## run A
// fpga3
module fpga3(
    input [3:0] SW,
    input rot_A, input rot_B, input rot_dwn,
    input BTN0, input BTN1, input BTN2,
    input reset, input clk,
    output [7:0] LED,
	 output R, output G, output B,
	 output h_sync, output v_sync
    );
clock: 30.6 ns
lec_check: 0
cap_margin: 20
core_margin: 2
core_utilization: 56
cts_cluster_diameter: 332
cts_cluster_size: 98
slew_margin: 20
run.sh (not shown) runs the stock make flow with config.mk's settings and CLKGATE_MAP_FILE=.
To summarise run A: no stage aborted, but the layout did not pass its checks, failing on setup timing.
For run B, these inputs were changed with respect to run A:
Settings: setting PLACE_DENSITY_LB_ADDON to 0.01 for the first time; removing CTS_CLUSTER_DIAMETER (formerly 332); setting SETUP_SLACK_MARGIN to 4.75 for the first time; changing CORE_UTILIZATION from 56 to 72; changing CTS_CLUSTER_SIZE from 98 to 50; changing the clock period (ns, I/O delays scaled along) from 30.6 to 16.8.
Findings:
Run B: complete, dirty (setup timing). Looking at die size, run B sits 22% below run A. Delta (run B minus run A): synthesized netlist cell count saw little to no change. Run B vs run A on worst max-slew margin expressed relative to the limit: run B is the lower one. In run B relative to run A, final cell count had gone up slightly. [compare] base=run A new=run B: synthesized area closely matched the old numbers; core utilization rose 22 points; final hold slack went up by 4.6 ps. The standard cells in run B occupy more silicon area than those in run A do.
### run B -> run C
Settings: CORE_UTILIZATION: 72 -> 40; SETUP_SLACK_MARGIN: 4.75 -> 5.0; CTS_CLUSTER_SIZE: 50 -> unset; PLACE_DENSITY_LB_ADDON: 0.01 -> unset; the clock period (ns, I/O delays scaled along): 16.8 -> 48.5.
==> results <==
- Of run C and run B, only run B fails to finish with a clean layout.
- Status run B: flow complete, layout not clean - setup timing
- Wire length of the first global-routing pass: run C vs run B down 3.9%
- Comparing run B against run C, there is no change at all in cell count in the Yosys report.
- Run B has a higher non-clock buffer count than run C.
- The slowest stage cell on the critical path comes out fa_2 in one run and fa_1 in the other, namely in run B and run C respectively.
### run C -> run D
Settings: ABC_AREA: unset -> 1; CTS_CLUSTER_DIAMETER: unset -> 233; CORE_UTILIZATION: 40 -> 72; SETUP_SLACK_MARGIN: 5.0 -> unset; the clock period (ns, I/O delays scaled along): 48.5 -> 34.1.
[summary]
- Changes observed in run D relative to run C: final worst setup slack down 3740 ps; number of global-route vias before repair rose by 4,270; total via count after detailed routing +4,927; setup TNS essentially unchanged; first-iteration DRC count went up.


xenon:
fpga3 again, from the RTL that the note above started with.
Settings: LEC_CHECK=0, ABC_AREA=1, CAP_MARGIN=20, CORE_ASPECT_RATIO=0.9, CORE_MARGIN=2, CORE_UTILIZATION=72, CTS_CLUSTER_DIAMETER=249, MAX_ROUTING_LAYER=met4, PLACE_DENSITY_LB_ADDON=0.02, SETUP_SLACK_MARGIN=2.04, SLEW_MARGIN=20, TNS_END_PERCENT=40; clock period 26.9 ns.
xenon had finished all stages when the layout checks came back failing, citing setup timing.
> inputs changed (xenon -> zinc)
diff --git a/flow/config.mk b/flow/config.mk
--- a/flow/config.mk
+++ b/flow/config.mk
@@ -13,4 +13,3 @@
-export CTS_CLUSTER_DIAMETER = 249
-export MAX_ROUTING_LAYER = met4
-export PLACE_DENSITY_LB_ADDON = 0.02
-export SETUP_SLACK_MARGIN = 2.04
+export CTS_CLUSTER_DIAMETER = 147
+export PLACE_DENSITY = 0.36
+export SETUP_SLACK_MARGIN = 2.38
@@ -18 +16,0 @@
-export TNS_END_PERCENT = 40
==> comparison <==
- zinc against xenon: average wire length per cell after detail routing has decreased, first-pass iteration count of the detailed router has increased, worst slew margin relative to its limit has increased.
- Of xenon and zinc, none finishes clean.
- xenon finished every stage; the final checks, however, were not passed, the failures being setup timing.
- The flow completed for zinc, but it is not clean: the layout still shows setup timing.
Inputs modified between zinc and onyx:
diff --git a/flow/config.mk b/flow/config.mk
--- a/flow/config.mk
+++ b/flow/config.mk
@@ -10 +10,2 @@
-export CORE_ASPECT_RATIO = 0.9
+export CELL_PAD_IN_SITES_GLOBAL_PLACEMENT = 0
+export CORE_ASPECT_RATIO = 0.92
@@ -13,3 +14,6 @@
-export CTS_CLUSTER_DIAMETER = 147
-export PLACE_DENSITY = 0.36
-export SETUP_SLACK_MARGIN = 2.38
+export CTS_CLUSTER_DIAMETER = 211
+export CTS_CLUSTER_SIZE = 100
+export GPL_TIMING_DRIVEN = 1
+export MAX_ROUTING_LAYER = met4
+export PLACE_DENSITY = 0.61
+export SETUP_SLACK_MARGIN = 2.31
@@ -16,0 +21 @@
+export TNS_END_PERCENT = 35
==> results <==
onyx: number of logic stages on the critical path including buffering lower than zinc
onyx ran in full, but the layout does not pass; the checks complain about setup timing.
Modified inputs, harbor compared to onyx
==> flow/config.mk <==
export PLATFORM = sky130hd
export DESIGN_NAME = fpga3
export DESIGN_NICKNAME = fpga3
export VERILOG_FILES = /design/flow/design.v
export SDC_FILE = /design/flow/constraint.sdc
export NUM_CORES = 4
export LEC_CHECK = 0
export ABC_AREA = 1
export CAP_MARGIN = 20
export CORE_MARGIN = 2
export CORE_UTILIZATION = 72
export CTS_CLUSTER_DIAMETER = 249
export MAX_ROUTING_LAYER = met4
export PLACE_DENSITY_LB_ADDON = 0.02
export SETUP_SLACK_MARGIN = 4.67
export SLEW_MARGIN = 20
==> comparison <==
- In harbor the implementation completed, yet the final layout does not meet the checks, the culprit being setup timing.
- harbor vs. onyx: count of placed standard cells including taps -about 0.43%, area used by multi-input combinational logic shrank by about 0.5%, global-route wire length before repair went down, clock-cell share of area closely matched the old numbers.
- harbor has critical path arrival below what onyx had.


fpga3 again, from the RTL that the note above started with.
clock: 49.8 ns
lec_check: 0
abc_area: 0
cap_margin: 30
cell_pad_in_sites_global_placement: 0
core_margin: 2
core_utilization: 26
place_density_lb_addon: 0.07
setup_slack_margin: 4.94
slew_margin: 20
tns_end_percent: 45
The baseline completed with no timing, DRC or antenna violations.
Then changed:
Settings changed: ABC_AREA 0 to default, CAP_MARGIN 30 to 20, CELL_PAD_IN_SITES_GLOBAL_PLACEMENT 0 to default, CORE_UTILIZATION 26 to 48, PLACE_DENSITY_LB_ADDON 0.07 to default, SETUP_SLACK_MARGIN 4.94 to default, TNS_END_PERCENT 45 to default.
Clock period 49.8 ns to 48.5 ns, I/O delays scaled along.
Result:
- The changed run completed without violations
- worst setup slack got worse by 3.1 ns
- die area fell by 45%
- global-route usage increases by 9.0 points
- worst hold slack stays flat
- critical path depth increases by 4
- wire length falls by 18%
- via count is higher by 0.43%
- register-to-register slack gets worse by 0.62 ns
Then changed:
Settings changed: ABC_AREA from default to 1, CORE_UTILIZATION 48 to 72, PLACE_DENSITY_LB_ADDON from default to 0.08.
Clock period 48.5 ns to 26.9 ns, I/O delays scaled along.
Result: Now the flow completed and failed the layout checks on negative setup slack. Count of clock-buffer cells in the layout falls by 1. Routed wire length went up by 17%. Cell area rose by 8.4%. Setup slack is worse by 2.6 ns. Hold slack is worse by 0.0049 ns. Area after synthesis rises by 3.8%. Cell count increases by 15%. Sequential share of layout area decreases by 0.25 points. Synthesized cell count goes up by 20%. Via count is higher by 21%.
Then changed:
Settings changed: CORE_ASPECT_RATIO from default to 0.9, CTS_CLUSTER_DIAMETER from default to 249, CTS_CLUSTER_SIZE from default to 100, MAX_ROUTING_LAYER from default to met4, PLACE_DENSITY_LB_ADDON 0.08 to 0.02, SETUP_SLACK_MARGIN from default to 2.27.
The new run completed, yet does not pass: negative setup slack.
Routed wire length went down by 4.0%.
Global-route usage barely changes.
Hold slack loses 0.0097 ns.
Non-clock buffer count went up by 21.
Final cell count went up by 0.45%.
Count of clock-buffer cells in the layout went up by 3.
First-iteration DRC count went down by 2.8%.
Register-to-register slack gains 0.11 ns.
Area after synthesis stays the same.
Die area stays flat.
Then changed:
Settings changed: CAP_MARGIN 20 to 5, CTS_CLUSTER_DIAMETER 249 to 233, CTS_CLUSTER_SIZE 100 to default, PLACE_DENSITY from default to 0.38, PLACE_DENSITY_LB_ADDON 0.02 to default, SETUP_SLACK_MARGIN 2.27 to 2.23, TNS_END_PERCENT from default to 40.
Effect: The changed run produced a layout that fails on negative setup slack; cell area goes down slightly; setup slack improved by 0.023 ns; sequential share of layout area barely changes; first-iteration DRC count goes up by a few percent; utilization shrinks by 0.67 points; clock-buffer cell count falls by 2; hold slack improved by 0.0034 ns; area after synthesis stays the same; die size is unchanged.
Then changed:
Settings changed: PLACE_DENSITY 0.38 to 0.63, SETUP_SLACK_MARGIN 2.23 to 3.13, TNS_END_PERCENT 40 to default.
Outcome: The changed run completed, yet does not pass: negative setup slack. Count of clock-buffer cells in the layout does not change. Utilization went up by 0.35 points. Routed wire length grows by 6.0%. Synthesized cell count stays the same. Sequential share of layout area stays flat. Via count is higher by 2.3%. Worst hold slack got worse by 0.0045 ns. Die size does not change.


Starting RTL as in the previous note.
export LEC_CHECK = 0
export CAP_MARGIN = 20
export CELL_PAD_IN_SITES_GLOBAL_PLACEMENT = 3
export CORE_ASPECT_RATIO = 0.7
export CORE_MARGIN = 5
export CORE_UTILIZATION = 24
export CTS_CLUSTER_DIAMETER = 92
export CTS_CLUSTER_SIZE = 32
export GPL_TIMING_DRIVEN = 0
export MAX_ROUTING_LAYER = met4
export PLACE_DENSITY = 0.61
export SETUP_SLACK_MARGIN = 5.0
export SLEW_MARGIN = 20
export TNS_END_PERCENT = 40
create_clock -name core_clock -period 85.5 [get_ports {clk}]
The baseline finished with timing, DRC and antenna clean.
Next try:
CELL_PAD_IN_SITES_GLOBAL_PLACEMENT = 0   (was 3)
CORE_MARGIN = 3   (was 5)
CORE_UTILIZATION = 70   (was 24)
CTS_CLUSTER_DIAMETER = default   (was 92)
GPL_TIMING_DRIVEN = 1   (was 0)
SETUP_SLACK_MARGIN = -0.9   (was 5.0)
TNS_END_PERCENT = 35   (was 40)
clock period = 35.4 ns   (was 85.5 ns; I/O delays follow)
=> Now the flow reached the layout checks and failed them: setup timing. Synthesized cell count is unchanged. Clock skew hardly moves. Global-route usage goes up by 23 points.
Next try:
ABC_AREA = 1   (was default)
CELL_PAD_IN_SITES_GLOBAL_PLACEMENT = default   (was 0)
CORE_ASPECT_RATIO = default   (was 0.7)
CORE_MARGIN = 2   (was 3)
CORE_UTILIZATION = 40   (was 70)
CTS_CLUSTER_SIZE = default   (was 32)
GPL_TIMING_DRIVEN = 0   (was 1)
MAX_ROUTING_LAYER = default   (was met4)
PLACE_DENSITY = default   (was 0.61)
SETUP_SLACK_MARGIN = default   (was -0.9)
TNS_END_PERCENT = default   (was 35)
clock period = 50.0 ns   (was 35.4 ns; I/O delays follow)
What happened: The changed run completed without violations. Die size rises by 77%. Cell area climbs by 3.9%.
Next try:
ABC_AREA = default   (was 1)
CAP_MARGIN = 0   (was 20)
CELL_PAD_IN_SITES_GLOBAL_PLACEMENT = 3   (was default)
CORE_UTILIZATION = 21   (was 40)
GPL_TIMING_DRIVEN = default   (was 0)
PLACE_DENSITY_LB_ADDON = 0.15   (was default)
SLEW_MARGIN = 15   (was 20)
TNS_END_PERCENT = 35   (was default)
Result: Clock-buffer cell count increases by 1; area after synthesis decreases by a few percent.
